==> run a <==
==> flow/design.v (excerpt) <==
module DotProduct(  
  input         clock,  
  input  [7:0]  io_a_0,
  input  [7:0]  io_a_1,
  input  [7:0]  io_a_2,
  input  [7:0]  io_a_3,
  input  [7:0]  io_a_4,
  input  [7:0]  io_a_5,
  input  [7:0]  io_a_6,
  input  [7:0]  io_a_7,
  input  [7:0]  io_a_8,
  input  [7:0]  io_a_9,
  input  [7:0]  io_a_10,
  input  [7:0]  io_a_11,
  input  [7:0]  io_a_12,
  input  [7:0]  io_a_13,
  input  [7:0]  io_a_14,
  input  [7:0]  io_a_15,
  input  [7:0]  io_b_0,  
  input  [7:0]  io_b_1,  
  input  [7:0]  io_b_2,  
  input  [7:0]  io_b_3,  
  input  [7:0]  io_b_4,  
  input  [7:0]  io_b_5,  
  input  [7:0]  io_b_6,  
  input  [7:0]  io_b_7,  
  input  [7:0]  io_b_8,  
  input  [7:0]  io_b_9,  
  input  [7:0]  io_b_10,  
  input  [7:0]  io_b_11,  
  input  [7:0]  io_b_12,  
  input  [7:0]  io_b_13,  
  input  [7:0]  io_b_14,  
  input  [7:0]  io_b_15,  
  output [20:0] io_y  
);
==> flow/config.mk <==
export PLATFORM = sky130hd
export DESIGN_NAME = DotProduct
export DESIGN_NICKNAME = DotProduct
export VERILOG_FILES = /design/flow/design.v
export SDC_FILE = /design/flow/constraint.sdc
export NUM_CORES = 4
export LEC_CHECK = 0
export ABC_AREA = 1
export CAP_MARGIN = 5
export CORE_MARGIN = 2
export CORE_UTILIZATION = 58
export GPL_TIMING_DRIVEN = 1
export PLACE_DENSITY_LB_ADDON = 0.06
export SLEW_MARGIN = 40
==> flow/constraint.sdc <==
create_clock -name core_clock -period 3.48 [get_ports {clock}]
set_input_delay 0.6960 -clock core_clock [delete_from_list [all_inputs] [get_ports {clock}]]
set_output_delay 0.6960 -clock core_clock [all_outputs]
set_load 0.01 [all_outputs]
run.sh (not shown) runs the stock make flow with config.mk's settings and CLKGATE_MAP_FILE=.
==> run b: changes against run a <==
--- a/flow/config.mk
+++ b/flow/config.mk
@@ -9,6 +9,7 @@
 export CAP_MARGIN = 5
-export CORE_MARGIN = 2
-export CORE_UTILIZATION = 58
+export CORE_MARGIN = 5
+export CORE_UTILIZATION = 15
 export GPL_TIMING_DRIVEN = 1
-export PLACE_DENSITY_LB_ADDON = 0.06
+export PLACE_DENSITY = 0.53
 export SLEW_MARGIN = 40
+export TNS_END_PERCENT = 20
==> flow/constraint.sdc (replaced) <==
create_clock -name core_clock -period 6.59 [get_ports {clock}]
set_input_delay 1.3180 -clock core_clock [delete_from_list [all_inputs] [get_ports {clock}]]
set_output_delay 1.3180 -clock core_clock [all_outputs]
set_load 0.01 [all_outputs]
==> out/results.ini <==
[routing]
route.met2.wl_um = 86400
drt-initial-drc-count = 2624

[status]
outcome = finished clean

[critical_path]
worstRegToRegCells = 12
worst-path-stages = 12
bufs_and_invs_on_worst_path = 3

[global_routing]
grt_util_all_layers_pct = 7.66

[place]
place_inst = 16200

[floorplanning]
core_box_area_um2 = 486000

[clocking]
post_cts.repair.setup_buffers = 0

-- figures above: run b

==> out/results.ini <==
[status]
outcome = complete, but fails checks
layout_violations = setup timing

[critical_path]
worst-path-stages = 18
bufs_and_invs_on_worst_path = 6

[final_timing]
timing.final.ws_setup_ns = -0.347
number_of_setup_violations_in_the_final_report = 132

[routing]
route.met2.wl_um = 90200

[floorplanning]
core_box_area_um2 = 125000

[place]
place_inst = 12000

-- figures above: run a


---

==> inputs of build 36 <==
DotProduct again, from the RTL that the note above started with.
==> flow/design.v (excerpt) <==
module DotProduct(  
  input         clock,  
  input  [7:0]  io_a_0,
  input  [7:0]  io_a_1,
  input  [7:0]  io_a_2,
  input  [7:0]  io_a_3,
  input  [7:0]  io_a_4,
  input  [7:0]  io_a_5,
  input  [7:0]  io_a_6,
  input  [7:0]  io_a_7,
  input  [7:0]  io_a_8,
  input  [7:0]  io_a_9,
  input  [7:0]  io_a_10,
  input  [7:0]  io_a_11,
  input  [7:0]  io_a_12,
  input  [7:0]  io_a_13,
  input  [7:0]  io_a_14,
  input  [7:0]  io_a_15,
  input  [7:0]  io_b_0,  
  input  [7:0]  io_b_1,  
  input  [7:0]  io_b_2,  
  input  [7:0]  io_b_3,  
  input  [7:0]  io_b_4,  
  input  [7:0]  io_b_5,  
  input  [7:0]  io_b_6,  
  input  [7:0]  io_b_7,  
  input  [7:0]  io_b_8,  
  input  [7:0]  io_b_9,  
  input  [7:0]  io_b_10,  
  input  [7:0]  io_b_11,  
  input  [7:0]  io_b_12,  
  input  [7:0]  io_b_13,  
  input  [7:0]  io_b_14,  
  input  [7:0]  io_b_15,  
  output [20:0] io_y  
);
  wire  m_0_clock;  
  wire [7:0] m_0_io_a;  
  wire [7:0] m_0_io_b;  
  wire [15:0] m_0_io_c;  
  wire [16:0] m_0_io_y;  
  wire  m_1_clock;  
  wire [7:0] m_1_io_a;  
  wire [7:0] m_1_io_b;  
  wire [15:0] m_1_io_c;  
  wire [16:0] m_1_io_y;  
  wire  m_2_clock;  
  wire [7:0] m_2_io_a;  
  wire [7:0] m_2_io_b;  
  wire [15:0] m_2_io_c;  
  wire [16:0] m_2_io_y;  
  wire  m_3_clock;  
  wire [7:0] m_3_io_a;  
  wire [7:0] m_3_io_b;  
  wire [15:0] m_3_io_c;  
  wire [16:0] m_3_io_y;  
  wire  m_4_clock;  
  wire [7:0] m_4_io_a;  
  wire [7:0] m_4_io_b;  
  wire [15:0] m_4_io_c;  
  wire [16:0] m_4_io_y;  
  wire  m_5_clock;  
  wire [7:0] m_5_io_a;  
  wire [7:0] m_5_io_b;  
  wire [15:0] m_5_io_c;  
  wire [16:0] m_5_io_y;  
  wire  m_6_clock;  
  wire [7:0] m_6_io_a;  
  wire [7:0] m_6_io_b;  
  wire [15:0] m_6_io_c;  
  wire [16:0] m_6_io_y;  
  wire  m_7_clock;  
  wire [7:0] m_7_io_a;  
  wire [7:0] m_7_io_b;  
  wire [15:0] m_7_io_c;  
  wire [16:0] m_7_io_y;  
  wire  m_8_clock;  
  wire [7:0] m_8_io_a;  
  wire [7:0] m_8_io_b;  
  wire [15:0] m_8_io_c;  
  wire [16:0] m_8_io_y;  
  wire  m_9_clock;  
  wire [7:0] m_9_io_a;  
  wire [7:0] m_9_io_b;  
  wire [15:0] m_9_io_c;  
  wire [16:0] m_9_io_y;  
  wire  m_10_clock;  
  ...
clock: 4.12 ns
lec_check: 0
cap_margin: 30
core_margin: 2
core_utilization: 72
gpl_timing_driven: 1
slew_margin: 40
==> build 92: changes against build 36 <==
--- a/flow/config.mk
+++ b/flow/config.mk
@@ -6,7 +6,6 @@
 export NUM_CORES = 4
 export LEC_CHECK = 0
-export CAP_MARGIN = 30
+export CAP_MARGIN = 15
 export CORE_MARGIN = 2
 export CORE_UTILIZATION = 72
-export GPL_TIMING_DRIVEN = 1
-export SLEW_MARGIN = 40
+export SLEW_MARGIN = 20
==> flow/constraint.sdc (replaced) <==
create_clock -name core_clock -period 2.75 [get_ports {clock}]
set_input_delay 0.5500 -clock core_clock [delete_from_list [all_inputs] [get_ports {clock}]]
set_output_delay 0.5500 -clock core_clock [all_outputs]
set_load 0.01 [all_outputs]
==> results <==
- Build 36 completed and failed the layout checks on setup timing. Build 92 never finished: it broke off in 5_1_grt (GRT-0232).
- Area after synthesis is the same in build 36 and build 92.
- Die size is the same in build 36 and build 92.
- In synthesized cell count, build 92 and build 36 do not differ.

---

==> zinc <==
DotProduct again, from the RTL that the note above started with.
// DotProduct
module DotProduct(  
  input         clock,  
  input  [7:0]  io_a_0,
  input  [7:0]  io_a_1,
  input  [7:0]  io_a_2,
  input  [7:0]  io_a_3,
  input  [7:0]  io_a_4,
  input  [7:0]  io_a_5,
  input  [7:0]  io_a_6,
  input  [7:0]  io_a_7,
  input  [7:0]  io_a_8,
  input  [7:0]  io_a_9,
  input  [7:0]  io_a_10,
  input  [7:0]  io_a_11,
  input  [7:0]  io_a_12,
  input  [7:0]  io_a_13,
  input  [7:0]  io_a_14,
  input  [7:0]  io_a_15,
  input  [7:0]  io_b_0,  
  input  [7:0]  io_b_1,  
  input  [7:0]  io_b_2,  
  input  [7:0]  io_b_3,  
  input  [7:0]  io_b_4,  
  input  [7:0]  io_b_5,  
  input  [7:0]  io_b_6,  
  input  [7:0]  io_b_7,  
  input  [7:0]  io_b_8,  
  input  [7:0]  io_b_9,  
  input  [7:0]  io_b_10,  
  input  [7:0]  io_b_11,  
  input  [7:0]  io_b_12,  
  input  [7:0]  io_b_13,  
  input  [7:0]  io_b_14,  
  input  [7:0]  io_b_15,  
  output [20:0] io_y  
);
  wire  m_0_clock;  
  wire [7:0] m_0_io_a;  
  wire [7:0] m_0_io_b;  
  wire [15:0] m_0_io_c;  
  wire [16:0] m_0_io_y;  
  wire  m_1_clock;  
  wire [7:0] m_1_io_a;  
  wire [7:0] m_1_io_b;  
  wire [15:0] m_1_io_c;  
  wire [16:0] m_1_io_y;  
  wire  m_2_clock;  
  wire [7:0] m_2_io_a;  
  wire [7:0] m_2_io_b;  
  wire [15:0] m_2_io_c;  
  wire [16:0] m_2_io_y;  
  wire  m_3_clock;  
  wire [7:0] m_3_io_a;  
  wire [7:0] m_3_io_b;  
  wire [15:0] m_3_io_c;  
  wire [16:0] m_3_io_y;  
  wire  m_4_clock;  
  wire [7:0] m_4_io_a;  
  wire [7:0] m_4_io_b;  
  wire [15:0] m_4_io_c;  
  wire [16:0] m_4_io_y;  
  wire  m_5_clock;  
  wire [7:0] m_5_io_a;  
  wire [7:0] m_5_io_b;  
  wire [15:0] m_5_io_c;  
  wire [16:0] m_5_io_y;  
  ...
export LEC_CHECK = 0
export ABC_AREA = 1
export CAP_MARGIN = 5
export CORE_MARGIN = 2
export CORE_UTILIZATION = 72
export CTS_CLUSTER_DIAMETER = 253
export GPL_TIMING_DRIVEN = 1
export HOLD_SLACK_MARGIN = 0.29
export MAX_ROUTING_LAYER = met4
export PLACE_DENSITY = 0.65
export SLEW_MARGIN = 40
create_clock -name core_clock -period 3.77 [get_ports {clock}]
==> raven: changes against zinc <==
- ABC_AREA: 1 -> not set
- CAP_MARGIN: 5 -> 30
- CTS_CLUSTER_DIAMETER: 253 -> 270
- GPL_TIMING_DRIVEN: 1 -> not set
- HOLD_SLACK_MARGIN: 0.29 -> not set
- PLACE_DENSITY: 0.65 -> not set
- SLEW_MARGIN: 40 -> 20
==> flow/constraint.sdc (replaced) <==
create_clock -name core_clock -period 4.11 [get_ports {clock}]
set_input_delay 0.8220 -clock core_clock [delete_from_list [all_inputs] [get_ports {clock}]]
set_output_delay 0.8220 -clock core_clock [all_outputs]
set_load 0.01 [all_outputs]
==> results <==
metric                                                              raven                    zinc
Total instance count after detailed placement                        8939                   11570
Adder Area Share                                                   0.4050                  0.3677
Core area                                                      91520 um^2             100300 um^2
Cell area after synthesis                                      66320 um^2              73060 um^2
Cells resized by post-CTS repair                                      365                     670
Status                                         complete, but fails checks  stopped before the end
Stage where the flow stopped                                            -                 5_1_grt
Layout check failures                                        setup timing                       -
Die Height                                                       307.5 um                322.5 um
Core Density at Floorplan                                          0.7246                  0.7285
Clock buffer count from CTS                                            85                      90
Gp weighted congestion                                             0.9395                  0.9631
Buffer count from post-CTS setup fixing                                51                      37
Chip area                                                      94560 um^2             104000 um^2
Proportion of synthesized area in mux cells                      0.003886                       0
